Design adder_32bit, start of the top module:
module adder_32bit(
    input clk,
    input rst,
    input [31:0] i_a,
    input [31:0] i_b,
    input i_vld,
    output reg [31:0] o_res,
    output reg o_res_vld,
    output reg overflow
);
wire [7:0] shift;
wire [23:0] al_man_a, al_man_b;
wire sign_a, sign_b, sign_res;
wire [7:0] exp_a, exp_b, exp_res;
wire [23:0] man_a, man_b, man_res;
wire [24:0] res;
wire operation_overflow;
assign sign_a = i_a[31];
assign sign_b = i_b[31];
assign exp_a = i_a[30:23];
assign exp_b = i_b[30:23];
assign man_a = (exp_a == 8'b0) ? {1'b0, i_a[22:0]} : {1'b1, i_a[22:0]};  
assign man_b = (exp_b == 8'b0) ? {1'b0, i_b[22:0]} : {1'b1, i_b[22:0]};
wire is_nan_a = ((exp_a == 8'b11111111) && (man_a[22:0] != 0));  
wire is_nan_b = ((exp_b == 8'b11111111) && (man_b[22:0] != 0));
wire is_inf_a = ((exp_a == 8'b11111111) && (man_a[22:0] == 0));
wire is_inf_b = ((exp_b == 8'b11111111) && (man_b[22:0] == 0));
wire is_zero_a = ((i_a[30:0] == 0));  
wire is_zero_b = ((i_b[30:0] == 0));
CompareAndShift32Bit u_CompareAndShift32Bit (
    .exp_a(exp_a),           
    .exp_b(exp_b),           
    .man_a(man_a),           
    .man_b(man_b),           
    .al_man_a(al_man_a),     
    .al_man_b(al_man_b),     
    .shift(shift)            
);
Addition32Bit u_Addition32Bit (
    .sign_a(sign_a),         
    .sign_b(sign_b),         
    .a(al_man_a),            
    .b(al_man_b),            
    .res(res),               
    .sign_res(sign_res)      
);
Normalization32Bit u_Normalization32Bit (
    .res(res),                                   
    .exp_base((exp_a > exp_b) ? exp_a : exp_b),  
    .man_res(man_res),                           
    .exp_res(exp_res),                           
    .overflow(operation_overflow)                
);
always @(posedge clk or posedge rst) begin
    if (rst) begin
        o_res <= 32'b0;
        o_res_vld <= 1'b0;
  ...
Size in the first run: roughly 100 I/O pins, roughly 28000 µm² of cells after synthesis.
make LEC_CHECK=0 ABC_AREA=1 CAP_MARGIN=20 CORE_MARGIN=2 CORE_UTILIZATION=40 CTS_CLUSTER_DIAMETER=251 CTS_CLUSTER_SIZE=15 GPL_TIMING_DRIVEN=0 MAX_ROUTING_LAYER=met4 SLEW_MARGIN=20 TNS_END_PERCENT=60 finish   # period 42.5 ns
run.sh (not shown) runs the stock make flow with config.mk's settings and CLKGATE_MAP_FILE=.
The first run finished with timing, DRC and antenna clean.
Then changed:
ABC_AREA = unset   (was 1)
CORE_UTILIZATION = 65   (was 40)
CTS_CLUSTER_DIAMETER = unset   (was 251)
CTS_CLUSTER_SIZE = unset   (was 15)
GPL_TIMING_DRIVEN = unset   (was 0)
MAX_ROUTING_LAYER = unset   (was met4)
TNS_END_PERCENT = unset   (was 60)
clock period = 27.0 ns   (was 42.5 ns; I/O delays follow)
Result: The changed run ended with an error in clock tree synthesis (4_1_cts) with DPL-0038. Die area goes down by 47%. Synthesized area goes down by 15%. Synthesized cell count goes down by 25%.
Then changed:
CORE_UTILIZATION = 40   (was 65)
clock period = 28.0 ns   (was 27.0 ns; I/O delays follow)
=>
- With this change the flow finished but fails on negative setup slack
- area after synthesis is unchanged
- synthesized cell count does not change
- die size rose by 61%
Then changed:
ABC_AREA = 1   (was unset)
CTS_CLUSTER_DIAMETER = 125   (was unset)
GPL_TIMING_DRIVEN = 0   (was unset)
clock period = 40.0 ns   (was 28.0 ns; I/O delays follow)
Effect: This time the run completed without violations; setup slack improved by 8400 ps; via count drops by 8.0%; die area climbs by 17%; hold slack got worse by 17 ps; core utilization drops by 22 points; cell area drops by 22%; routed wire length drops by 9.9%; sequential share of layout area climbs by 0.60 points.
Then changed:
ABC_AREA = unset   (was 1)
CORE_UTILIZATION = 52   (was 40)
CTS_CLUSTER_DIAMETER = unset   (was 125)
GPL_TIMING_DRIVEN = unset   (was 0)
clock period = 41.5 ns   (was 40.0 ns; I/O delays follow)
Outcome:
- global-route usage rose by 11 points
- non-clock buffer count came out lower by 18
- sequential cell count does not change
- setup slack degrades by 800 ps
Then changed:
CORE_UTILIZATION = 22   (was 52)
clock period = 39.1 ns   (was 41.5 ns; I/O delays follow)
After rerunning: Wire length rose by a few percent; area after synthesis stays the same; global-route usage fell by 21 points; design area rose by a little under a tenth; setup slack loses 320 ps; final cell count rose by about a fifth; via count fell by a few percent.
